Design RNG, start of the top module:
module RNG(
    input               CLK,
    input               RST,
    input               RND_IN,
    output reg [7:0]    OUT,
    output reg          WE,
    input               FULL
);
reg [7:0]           RND_DAT;
reg [2:0]           RND_SHIFT;
reg                 RND_CNT;
reg [15:0]          start;
reg                 tog;
reg                 rd;
reg                 rd_ok;
reg                 init;
reg [63:0]          l0_0;
reg [64:0]          l0_1;
reg [65:0]          l0_2;
reg [63:0]          l1_0;
reg [64:0]          l1_1;
reg [65:0]          l1_2;
reg [63:0]          l2_0;
reg [64:0]          l2_1;
reg [65:0]          l2_2;
reg [63:0]          l3_0;
reg [64:0]          l3_1;
reg [65:0]          l3_2;
reg [63:0]          l4_0;
reg [64:0]          l4_1;
reg [65:0]          l4_2;
reg [63:0]          l5_0;
reg [64:0]          l5_1;
reg [65:0]          l5_2;
reg [63:0]          l6_0;
reg [64:0]          l6_1;
reg [65:0]          l6_2;
reg [63:0]          l7_0;
reg [64:0]          l7_1;
reg [65:0]          l7_2;
reg [15:0]          i_cnt;
reg [3:0]           upd;
always @(posedge CLK)
begin
    if (!RST) begin
        rd_ok <= 0;
        i_cnt <= 0;
        init <= 0;
        upd <= 0;
        WE <= 0;
    end else begin
        if (init == 0) begin
            rd_ok <= 0;
            if (i_cnt == 208)
                init = 1;
            else if (rd == 1) begin
                rd_ok <= 1;
                i_cnt <= i_cnt + 1;
                case (i_cnt)
                    0:   l0_0[7:0]   <= RND_DAT;
                    1:   l0_0[15:8]  <= RND_DAT;
                    2:   l0_0[23:16] <= RND_DAT;
                    3:   l0_0[31:24] <= RND_DAT;
                    4:   l0_0[39:32] <= RND_DAT;
                    5:   l0_0[47:40] <= RND_DAT;
                    6:   l0_0[55:48] <= RND_DAT;
                    7:   l0_0[63:56] <= RND_DAT;
                    8:   l0_1[7:0]   <= RND_DAT;
                    9:   l0_1[15:8]  <= RND_DAT;
  ...
Settings: LEC_CHECK=0, CAP_MARGIN=20, CORE_MARGIN=2, CORE_UTILIZATION=40, PLACE_DENSITY=0.6, SETUP_SLACK_MARGIN=1.05, SLEW_MARGIN=20; clock period 3.64 ns.
run.sh (not shown) runs the stock make flow with config.mk's settings and CLKGATE_MAP_FILE=.
The first run finished with timing, DRC and antenna clean.
Change:
Settings changed: CORE_UTILIZATION 40 to 9, SETUP_SLACK_MARGIN 1.05 to default.
Clock period 3.64 ns to 5.61 ns, I/O delays scaled along.
After rerunning:
- total power went down by 36%
- count of clock-buffer cells in the layout shrinks by 10
- cell area rose by 8.8%
- sequential power goes down by 35%
- critical path depth shrinks by 4
- routed wire length is about the same
- die area increases to 4.4 times its value
- register-to-register slack gains 820 ps
Change:
Settings changed: CORE_UTILIZATION 9 to 72, CTS_CLUSTER_SIZE from default to 42, PLACE_DENSITY 0.6 to default.
Clock period 5.61 ns to 3.8 ns, I/O delays scaled along.
What happened: Global-route usage goes up by 30 points; via count went up by 3.3%; power came out higher by 48%; register-to-register slack is worse by 1200 ps; wire length decreases by 3.2%.
Change:
Settings changed: CORE_UTILIZATION 72 to 70, CTS_CLUSTER_SIZE 42 to default.
Clock period 3.8 ns to 2.07 ns, I/O delays scaled along.
=>
- With this change the flow finished but failed the layout checks on negative setup slack
- non-clock buffer count went up by 303
- power went up by well over a third
- worst hold slack got worse by 180 ps
- flip-flop count does not change
Change:
Settings changed: CORE_UTILIZATION 70 to 58.
Clock period 2.07 ns to 2.65 ns, I/O delays scaled along.
Effect: With this change the flow went through all stages and came out clean. Worst hold slack stays flat. Setup slack gets better by 460 ps. Final area went down by a few percent. Routed wire length went down by a few percent. Fmax went down by a few percent. Core utilization went down by 17 points. Cell count went up slightly. Synthesized cell count does not change.

* * *

oak:
Starting RTL as in the previous note.
// RNG
module RNG(
    input               CLK,
    input               RST,
    input               RND_IN,
    output reg [7:0]    OUT,
    output reg          WE,
    input               FULL
);
==> flow/config.mk <==
export PLATFORM = sky130hd
export DESIGN_NAME = RNG
export DESIGN_NICKNAME = RNG
export VERILOG_FILES = /design/flow/design.v
export SDC_FILE = /design/flow/constraint.sdc
export NUM_CORES = 4
export LEC_CHECK = 0
export CAP_MARGIN = 20
export CORE_MARGIN = 2
export CORE_UTILIZATION = 65
export CTS_CLUSTER_DIAMETER = 32
export PLACE_DENSITY = 0.6
export SETUP_SLACK_MARGIN = 0.37
export SLEW_MARGIN = 20
export TNS_END_PERCENT = 5
==> flow/constraint.sdc <==
create_clock -name core_clock -period 2.17 [get_ports {CLK}]
set_input_delay 0.4340 -clock core_clock [delete_from_list [all_inputs] [get_ports {CLK}]]
set_output_delay 0.4340 -clock core_clock [all_outputs]
set_load 0.01 [all_outputs]
The flow completed for oak, but it is not clean: the layout still shows negative setup slack.
The inputs of pine differ from those of oak as listed below.
- CTS_CLUSTER_DIAMETER: 32 -> unset
- SETUP_SLACK_MARGIN: 0.37 -> unset
- CORE_UTILIZATION: 65 -> 40
- TNS_END_PERCENT: 5 -> unset
- the clock period (ns, I/O delays scaled along): 2.17 -> 3.64
- Looking at the reports, pine completed the entire flow and the layout it produced met the timing, design-rule and antenna checks.
- pine ends up with a wire length that is about 5.4% lower than in oak.
- Final design instance area without fill: pine lower than oak
- Compared with oak, in pine global-route wire length before repair decreased about 5.4%, setup slack after layout increased 0.81 ns, wire length on met2 decreased 9.7%.
Here is what was changed in the inputs of birch compared with pine.
- changing CORE_UTILIZATION from 40 to 70
- removing PLACE_DENSITY (formerly 0.6)
- changing the clock period (ns, I/O delays scaled along) from 3.64 to 2.1
## What came out
Going from pine to birch, power after layout grew by more than half. birch: post-route worst setup slack lower than pine. Summary of pine and birch: one run falls short of a clean finish, namely birch. birch: flow complete, layout not clean; failing: negative setup slack. Diff birch and pine: first-pass GRT wire length higher in birch. The global-route usage of birch is higher than that of pine. birch has combinational power share above what pine had. Of birch and pine, the run reporting the lower number of antenna violations at the first check in global routing was birch.
Edits applied to the flow inputs when going from birch to maple:
- swapping 70 for 66 in CORE_UTILIZATION
- putting PLACE_DENSITY at 0.6 where nothing was set
- swapping 2.1 for 2.02 in the clock period (ns, I/O delays scaled along)
Findings:
- maple vs birch: number of nets in the final layout up
- The layout overhead on the synthesized area in maple was higher than what birch gave.
- Relative to birch, the part of the power in the clock network of maple is higher by 0.7 points.
- Across both runs, utilization after layout was lower for maple than for birch.
- Going from birch to maple, worst hold slack fell 0.045 ns; switching power total rose 550 uW.
- On maple: setup slack is 0.18 ns lower than what birch gave.
- maple: flow complete, layout not clean; failing: negative setup slack
- Diff birch -> maple | routed wire length | decrease of about 1.2%
- Lower via count among birch and maple: maple
- Compared with birch, in maple worst slack at placement down 0.0081 ns, wire length of the first global-routing pass flat.
No activity file was given, so power comes from the tool's default toggle rates.
